==> flow/design.v (excerpt) <==
module kmer_hash_top(
    input  logic        clk_out,
    input  logic        reset,         
    input  logic        in_valid,
    input  logic [7:0]  in_char,
    output logic        in_ready,
    output logic        out_valid,
    output logic [63:0] out_hash,
    output logic [5:0]  out_ldz,
    output logic [31:0] out_sum
);
    logic [247:0] data;
    logic [4:0]   count;
    logic         busy;
    logic         start;
    logic [61:0]  coded_kmer;  logic coded_ready;
    logic [61:0]  k_canon;     logic canon_ready;
    logic [63:0]  hash_result; logic hash_ready;
    logic [5:0]   ldz;         logic ldz_ready;
    logic [31:0]  sum_ldz;
    assign in_ready = ~busy;
    always_ff @(posedge clk_out) begin
        if(reset==0) begin
            data<=0;
            count<=0;
            busy<=0;
            start<=0;
        end
        else begin
            start<=0;
            if(in_valid && !busy) begin
                if(in_char==8'b0) begin
                    data<=0;
                    count<=0;
                end
                else begin
                    data[247:8]<=data[239:0];
                    data[7:0]<=in_char;
                    if(count>=30) begin
                        count<=31;
                        start<=1;
                        busy<=1;
                    end
  ...
Size: roughly 11000 cells after synthesis, about 120 I/O pins, about 0.12 mm2 of cells after synthesis.
make LEC_CHECK=0 ABC_AREA=1 CAP_MARGIN=0 CORE_MARGIN=2 CORE_UTILIZATION=71 CTS_CLUSTER_DIAMETER=223 PLACE_DENSITY=0.4 SETUP_SLACK_MARGIN=1.4 SLEW_MARGIN=20 finish   # period 4.7 ns
run.sh (not shown) runs the stock make flow with config.mk's settings and CLKGATE_MAP_FILE=.
The starting point did not get past global routing, error GRT-0232.
==> next run, changes <==
CAP_MARGIN = 20   (was 0)
CORE_UTILIZATION = 72   (was 71)
CTS_CLUSTER_DIAMETER = default   (was 223)
PLACE_DENSITY = default   (was 0.4)
PLACE_DENSITY_LB_ADDON = 0.14   (was default)
SETUP_SLACK_MARGIN = default   (was 1.4)
clock period = 3.79 ns   (was 4.7 ns; I/O delays follow)
The new run failed in global routing on GRT-0116.
Die size goes down by 1.4%.
Synthesized cell count is unchanged.
Synthesized area stays the same.
==> next run, changes <==
ABC_AREA = default   (was 1)
PLACE_DENSITY_LB_ADDON = 0.2   (was 0.14)
clock period = 6.12 ns   (was 3.79 ns; I/O delays follow)
Effect: This time the run completed and failed the layout checks on setup timing; die area is higher by 1.1%; synthesized cell count came out lower by 2.5%; synthesized area came out higher by 1.1%.
==> next run, changes <==
CTS_CLUSTER_DIAMETER = 28   (was default)
CTS_CLUSTER_SIZE = 52   (was default)
PLACE_DENSITY = 0.78   (was default)
PLACE_DENSITY_LB_ADDON = default   (was 0.2)
SETUP_SLACK_MARGIN = 1.82   (was default)
=> The new run finished but failed the layout checks on setup timing; global-route usage came out higher by 2.2 points; via count rose by a few percent; synthesized cell count does not change; critical path depth decreases by 1; routed wire length increases by roughly a tenth; sequential power hardly moves; power grows by a quarter to a third.


Starting RTL as in the previous note.
export LEC_CHECK = 0
export CAP_MARGIN = 15
export CELL_PAD_IN_SITES_DETAIL_PLACEMENT = 2
export CELL_PAD_IN_SITES_GLOBAL_PLACEMENT = 3
export CORE_MARGIN = 10
export CORE_UTILIZATION = 21
export CTS_CLUSTER_DIAMETER = 122
export GPL_ROUTABILITY_DRIVEN = 1
export HOLD_SLACK_MARGIN = 0.12
export MAX_ROUTING_LAYER = met4
export PLACE_DENSITY = 0.82
export SLEW_MARGIN = 25
create_clock -name core_clock -period 5.96 [get_ports {clk_out}]
The starting point completed and failed the layout checks on negative setup slack.
Next try:
==> flow/config.mk (replaced) <==
export PLATFORM = sky130hd
export DESIGN_NAME = kmer_hash_top
export DESIGN_NICKNAME = kmer_hash_top
export VERILOG_FILES = /design/flow/design.v
export SDC_FILE = /design/flow/constraint.sdc
export NUM_CORES = 4
export LEC_CHECK = 0
export CAP_MARGIN = 20
export CORE_MARGIN = 2
export CORE_UTILIZATION = 40
export SLEW_MARGIN = 20
==> flow/constraint.sdc (replaced) <==
create_clock -name core_clock -period 7.24 [get_ports {clk_out}]
set_input_delay 1.4480 -clock core_clock [delete_from_list [all_inputs] [get_ports {clk_out}]]
set_output_delay 1.4480 -clock core_clock [all_outputs]
set_load 0.01 [all_outputs]
Effect:
- The new run finished clean
- area after synthesis is unchanged
- global-route usage is higher by 8.3 points
- routed wire length decreases by 19%
- sequential cell count stays the same
Next try:
--- a/flow/config.mk
+++ b/flow/config.mk
@@ -10 +10,3 @@
-export CORE_UTILIZATION = 40
+export CORE_UTILIZATION = 72
+export CTS_CLUSTER_SIZE = 52
+export PLACE_DENSITY = 0.78
==> flow/constraint.sdc (replaced) <==
create_clock -name core_clock -period 6.12 [get_ports {clk_out}]
set_input_delay 1.2240 -clock core_clock [delete_from_list [all_inputs] [get_ports {clk_out}]]
set_output_delay 1.2240 -clock core_clock [all_outputs]
set_load 0.01 [all_outputs]
Result:
- The new run ran to the end with violations: negative setup slack
- core utilization increases by 37 points
- design area came out higher by about 1.3%
- routed wire length decreases by 0.37%
- die size falls by 44%
- hold slack improved by 0.019 ns
- total power climbs by about 16%
- flip-flop count is unchanged
- clock skew went down by 0.037 ns
- synthesized cell count stays the same
- via count rises by about 7%
Next try:
--- a/flow/config.mk
+++ b/flow/config.mk
@@ -7,0 +8 @@
+export ABC_AREA = 1
@@ -11,2 +12,2 @@
-export CTS_CLUSTER_SIZE = 52
-export PLACE_DENSITY = 0.78
+export CTS_CLUSTER_SIZE = 76
+export PLACE_DENSITY = 0.35
==> flow/constraint.sdc (replaced) <==
create_clock -name core_clock -period 3.1 [get_ports {clk_out}]
set_input_delay 0.6200 -clock core_clock [delete_from_list [all_inputs] [get_ports {clk_out}]]
set_output_delay 0.6200 -clock core_clock [all_outputs]
set_load 0.01 [all_outputs]
After rerunning:
- Now the flow never finished: it broke off in global routing (5_1_grt) with GRT-0116
- die area went down by 1.1%
- synthesized cell count went up by 2.6%
- area after synthesis went down by 1.1%


== JK ==
kmer_hash_top again, from the RTL that the note above started with.
==> flow/config.mk <==
export PLATFORM = sky130hd
export DESIGN_NAME = kmer_hash_top
export DESIGN_NICKNAME = kmer_hash_top
export VERILOG_FILES = /design/flow/design.v
export SDC_FILE = /design/flow/constraint.sdc
export NUM_CORES = 4
export LEC_CHECK = 0
export CAP_MARGIN = 20
export CELL_PAD_IN_SITES_DETAIL_PLACEMENT = 0
export CELL_PAD_IN_SITES_GLOBAL_PLACEMENT = 2
export CORE_MARGIN = 4
export CORE_UTILIZATION = 44
export CTS_CLUSTER_SIZE = 48
export GPL_ROUTABILITY_DRIVEN = 0
export MIN_ROUTING_LAYER = met2
export PLACE_DENSITY_LB_ADDON = 0.23
export SETUP_SLACK_MARGIN = 0.17
export SLEW_MARGIN = 10
export TNS_END_PERCENT = 50
==> flow/constraint.sdc <==
create_clock -name core_clock -period 7.5 [get_ports {clk_out}]
set_input_delay 1.5000 -clock core_clock [delete_from_list [all_inputs] [get_ports {clk_out}]]
set_output_delay 1.5000 -clock core_clock [all_outputs]
set_load 0.01 [all_outputs]
JK: PASS, flow complete, no timing, DRC or antenna violations
Inputs modified between JK and MS:
Settings: removing PLACE_DENSITY_LB_ADDON (formerly 0.23); removing MIN_ROUTING_LAYER (formerly met2); removing CELL_PAD_IN_SITES_GLOBAL_PLACEMENT (formerly 2); removing CELL_PAD_IN_SITES_DETAIL_PLACEMENT (formerly 0); removing SETUP_SLACK_MARGIN (formerly 0.17); changing SLEW_MARGIN from 10 to 20; removing CTS_CLUSTER_SIZE (formerly 48); removing TNS_END_PERCENT (formerly 50); removing GPL_ROUTABILITY_DRIVEN (formerly 0); changing CORE_MARGIN from 4 to 2; changing the clock period (ns, I/O delays scaled along) from 7.5 to 5.96.
FAIL: MS; every other run in JK and MS is clean
As far as area of the mapped netlist is concerned, JK and MS perform about the same.
MS vs. JK: sequential power +26%, signed area change from the synthesized netlist to the final layout has increased, total negative setup slack saw a decrease, antenna diode count lost 43, number of nets at floorplan now sits at about the same level.
Taking JK as the reference, in MS global-route usage now sits lower, setup slack now sits lower, number of standard cells reported by yosys now sits at about the same level, sequential share of layout area now sits lower.
--- input diff MS..AL ---
Settings: GPL_ROUTABILITY_DRIVEN: unset -> 0; HOLD_SLACK_MARGIN: unset -> 0.1; CORE_UTILIZATION: 44 -> 66.
## What came out
[AL] flow finished | final checks: failed | reasons: setup timing
Post-synthesis to final-layout area growth: AL lower than MS
From MS to AL, post-synthesis compound-gate area fraction did not move at all.
AL vs MS: final area down in AL


Starting RTL as in the previous note.
clock: 6.23 ns
lec_check: 0
cap_margin: 15
core_margin: 2
core_utilization: 72
cts_cluster_diameter: 29
max_routing_layer: met4
setup_slack_margin: 1.66
slew_margin: 20
The starting point completed and failed the layout checks on setup timing.
Change:
--- a/flow/config.mk
+++ b/flow/config.mk
@@ -8 +8 @@
-export CAP_MARGIN = 15
+export CAP_MARGIN = 20
@@ -10,4 +10 @@
-export CORE_UTILIZATION = 72
-export CTS_CLUSTER_DIAMETER = 29
-export MAX_ROUTING_LAYER = met4
-export SETUP_SLACK_MARGIN = 1.66
+export CORE_UTILIZATION = 40
==> flow/constraint.sdc (replaced) <==
create_clock -name core_clock -period 7.5 [get_ports {clk_out}]
set_input_delay 1.5000 -clock core_clock [delete_from_list [all_inputs] [get_ports {clk_out}]]
set_output_delay 1.5000 -clock core_clock [all_outputs]
set_load 0.01 [all_outputs]
Effect: Now the flow completed with no timing, DRC or antenna violations. Worst setup slack is better by 0.46 ns. Clock-buffer cell count drops by 147. Total power drops by a quarter to a third. Sequential cell count is unchanged. Design area drops by a little under a tenth. Via count drops by roughly a tenth. Synthesized cell count does not change. Sequential share of layout area climbs by 2.0 points. Die size climbs by well over a third.
Change:
--- a/flow/config.mk
+++ b/flow/config.mk
@@ -9,2 +9,6 @@
-export CORE_MARGIN = 2
-export CORE_UTILIZATION = 40
+export CELL_PAD_IN_SITES_DETAIL_PLACEMENT = 2
+export CELL_PAD_IN_SITES_GLOBAL_PLACEMENT = 2
+export CORE_MARGIN = 4
+export CORE_UTILIZATION = 71
+export GPL_ROUTABILITY_DRIVEN = 1
+export MIN_ROUTING_LAYER = met2
@@ -11,0 +16 @@
+export TNS_END_PERCENT = 50
Result: The new run ended with an error in 3_1_place_gp_skip_io on GPL-0301. Synthesized area is unchanged. Die size came out lower by 42%. Synthesized cell count stays the same.
Change:
--- a/flow/config.mk
+++ b/flow/config.mk
@@ -10,4 +10,2 @@
-export CELL_PAD_IN_SITES_GLOBAL_PLACEMENT = 2
-export CORE_MARGIN = 4
-export CORE_UTILIZATION = 71
-export GPL_ROUTABILITY_DRIVEN = 1
+export CORE_MARGIN = 2
+export CORE_UTILIZATION = 40
@@ -14,0 +13 @@
+export PLACE_DENSITY_LB_ADDON = 0.22
Result:
- With this change the flow passed the timing, design-rule and antenna checks
- synthesized cell count is unchanged
- synthesized area is unchanged
- die size went up by 73%


lane 1:
Starting RTL as in the previous note.
clock: 4.94 ns
lec_check: 0
abc_area: 1
cap_margin: 40
core_margin: 2
core_utilization: 72
cts_cluster_diameter: 223
place_density: 0.4
setup_slack_margin: -0.15
slew_margin: 20
Lane 1: GRT-0232 in 5_1_grt -> run aborted
The following lists how lane 2 was set up differently from lane 1:
- CORE_UTILIZATION changed from 72 to 20
- SETUP_SLACK_MARGIN removed (was -0.15)
- CAP_MARGIN changed from 40 to 20
- PLACE_DENSITY removed (was 0.4)
- CTS_CLUSTER_DIAMETER removed (was 223)
- ABC_AREA removed (was 1)
- the clock period (ns, I/O delays scaled along) changed from 4.94 to 7.24
--- outcome ---
Lane 2 reached the final stage; the timing, design-rule and antenna checks on its layout passed. Basic-gate share of the synthesized area counting and, or, nand and nor cells: lane 2 > lane 1. AND-OR/OR-AND share of the synthesized area: lane 2 higher than lane 1. Going from lane 1 to lane 2, post-detailed-placement half-perimeter wirelength -about 9%; die size +450000 µm². Async set-reset flop share out of synthesis: lane 2 vs lane 1 identical.
Relative to lane 2, the following input files were edited for lane 3:
- setting CTS_CLUSTER_DIAMETER to 29 for the first time
- changing CAP_MARGIN from 20 to 15
- changing CORE_UTILIZATION from 20 to 72
- setting SETUP_SLACK_MARGIN to 1.4 for the first time
- changing the clock period (ns, I/O delays scaled along) from 7.24 to 6.23
- Lane 3 finished all stages; layout check result: FAIL, due to negative setup slack.
- Measured against lane 3, the total power of lane 2 comes out at 0.64 times the reference value.
- As far as combined area of all synthesized cells goes, lane 3 and lane 2 are indistinguishable; the numbers are identical.
- Number of design-rule violations left by the first detailed-router iteration went up by more than half going from lane 2 to lane 3.
- Lane 3 vs lane 2, power group with the largest share: the clock network vs registers
- Comparing lane 3 and lane 2, the lower worst clock skew is on lane 2.
Input changes introduced in lane 4 (baseline for comparison: lane 3):
- setting CTS_CLUSTER_SIZE to 14 for the first time
- setting PLACE_DENSITY_LB_ADDON to 0.2 for the first time
- changing CTS_CLUSTER_DIAMETER from 29 to 223
- changing CAP_MARGIN from 15 to 40
- setting ABC_AREA to 1 for the first time
- changing the clock period (ns, I/O delays scaled along) from 6.23 to 6.05
[summary]
Lane 4 finished all stages; layout check result: FAIL, due to negative setup slack.
[compare] base=lane 3 new=lane 4: post-layout instance count excluding filler cells did not really move; worst setup slack after layout went down; cell area went down; post-CTS setup-driven buffer insertion count went up.
Compared with lane 3, lane 4 shows area of the synthesized netlist per yosys stat that has gone down slightly.


== run A ==
Starting RTL as in the previous note.
export LEC_CHECK = 0
export CAP_MARGIN = 20
export CELL_PAD_IN_SITES_DETAIL_PLACEMENT = 0
export CELL_PAD_IN_SITES_GLOBAL_PLACEMENT = 2
export CORE_MARGIN = 4
export CORE_UTILIZATION = 71
export GPL_ROUTABILITY_DRIVEN = 1
export MIN_ROUTING_LAYER = met2
export SETUP_SLACK_MARGIN = 0.17
export SLEW_MARGIN = 20
export TNS_END_PERCENT = 50
create_clock -name core_clock -period 7.5 [get_ports {clk_out}]
Run A got as far as global placement without I/O, where a tool error ended the run.
For run B, these inputs were changed with respect to run A:
Settings: TNS_END_PERCENT no longer set, was 50; CORE_UTILIZATION now 40, was 71; SETUP_SLACK_MARGIN now 0.36, was 0.17; GPL_ROUTABILITY_DRIVEN no longer set, was 1; CORE_MARGIN now 2, was 4; CELL_PAD_IN_SITES_DETAIL_PLACEMENT no longer set, was 0; CELL_PAD_IN_SITES_GLOBAL_PLACEMENT no longer set, was 2; MIN_ROUTING_LAYER no longer set, was met2; the clock period (ns, I/O delays scaled along) now 7.24, was 7.5.
Findings:
Among run B and run A, the run that stopped before the end is run A, and it is the only one. Run A did not finish: a tool error stopped it during global placement without I/O. [compare] base=run A new=run B: area of the mapped netlist roughly the same; core utilization at floorplan lower. In the metrics for run B and run A, the one carrying the higher number of standard-cell rows in the floorplan is run B. | die extent in x | run B vs run A | about 30% higher |. Reported for run B and run A, net count after synthesis turned out identical to the last digit. Run B -> run A: synthesized cell count delta 0, exact match. Sort run B and run A by floorplan die height, descending, and run B comes first. Reported for run B and run A, summed standard-cell area reported by yosys turned out identical to the last digit. Per the comparison of run B with run A, number of synthesized register bits shows no meaningful change; standard cell core area saw an increase. Going from run A to run B, the die area was found to have gone up by about 70%.
For run C, these inputs were changed with respect to run B:
Settings: setting PLACE_DENSITY to 0.78 for the first time; changing SETUP_SLACK_MARGIN from 0.36 to 1.78; changing CORE_UTILIZATION from 40 to 72; setting CTS_CLUSTER_SIZE to 100 for the first time; changing the clock period (ns, I/O delays scaled along) from 7.24 to 6.12.
## What came out
- Although it ran to completion, run C produced a layout that fails the final checks because of setup timing.
- [compare] base=run B new=run C: die outline area went down, global-route wire length before repair up about 0.8%, final non-filler cell total has decreased, met1 capacity usage during global routing higher.


== build 31 ==
kmer_hash_top again, from the RTL that the note above started with.
make LEC_CHECK=0 ABC_AREA=1 CAP_MARGIN=40 CORE_MARGIN=2 CORE_UTILIZATION=72 CTS_CLUSTER_DIAMETER=29 CTS_CLUSTER_SIZE=13 GPL_TIMING_DRIVEN=1 MAX_ROUTING_LAYER=met5 PLACE_DENSITY_LB_ADDON=0.21 SETUP_SLACK_MARGIN=0.14 SLEW_MARGIN=20 TNS_END_PERCENT=40 finish   # period 5.41 ns
Status(build 31) = ERROR, stage = 5_1_grt
## Diff of input files: build 63 against build 31
Settings: CTS_CLUSTER_DIAMETER: 29 -> 28; PLACE_DENSITY_LB_ADDON: 0.21 -> 0.2; MAX_ROUTING_LAYER: met5 -> unset; TNS_END_PERCENT: 40 -> unset; CTS_CLUSTER_SIZE: 13 -> unset; SETUP_SLACK_MARGIN: 0.14 -> 1.76; GPL_TIMING_DRIVEN: 1 -> unset; ABC_AREA: 1 -> unset; the clock period (ns, I/O delays scaled along): 5.41 -> 6.12.
Findings:
Area after synthesis (lower): build 31
Build 63 finished all stages; however, its layout fails the closing checks, the failures being max-capacitance violations, max-slew violations, negative setup slack.
Number of buffers added by the clock tree synthesis step (lower): build 31
Per the comparison of build 63 with build 31, instance tally after logic synthesis shrank by 281, horizontal die size went up, net count entering floorplan dropped 281.
What build 95 does differently from build 63 at the input level:
Settings: setting ABC_AREA to 1 for the first time; removing SETUP_SLACK_MARGIN (formerly 1.76); setting PLACE_DENSITY to 0.35 for the first time; removing CTS_CLUSTER_DIAMETER (formerly 28); removing PLACE_DENSITY_LB_ADDON (formerly 0.2); changing CAP_MARGIN from 40 to 20; changing the clock period (ns, I/O delays scaled along) from 6.12 to 3.13.
Results
Going from build 63 to build 95, total of cells resized after clock tree synthesis grew by more than 100%.
From build 63 to build 95 the numbers moved as follows: combined area of all synthesized cells decreased 1300 um2; worst slack at placement has decreased.
Looking only at area figure in the yosys stat output, and setting everything else aside, the lower value of build 95 and build 63 goes to build 95.
Build 95 terminated abnormally: 5_1_grt reported GRT-0116.
The inputs of build 84 differ from those of build 95 as listed below.
Settings: setting PLACE_DENSITY_LB_ADDON to 0.14 for the first time; setting CTS_CLUSTER_DIAMETER to 399 for the first time; removing PLACE_DENSITY (formerly 0.35); setting CTS_CLUSTER_SIZE to 13 for the first time; changing the clock period (ns, I/O delays scaled along) from 3.13 to 3.12.
As for a clean layout from build 95 and build 84, there is none.
Build 84: aborted in 5_1_grt (tool error)
Diff build 84..build 95 | synthesized area per cell | unchanged
The maximum level of the CTS H-tree of build 84 falls short of that of build 95 by 1.
Estimated wirelength of the detail-placed design down about 1.4% in build 84 wrt build 95
Summary of build 84 over build 95: width of the die essentially unchanged; synthesized cell count closely matched the old numbers; placer's final routability congestion estimate now sits lower; async set or reset register ratio after synthesis barely changed.
Min setup slack after placement across build 95 and build 84: build 84
Power figures rest on the tool's default switching activity, not on a simulated workload.
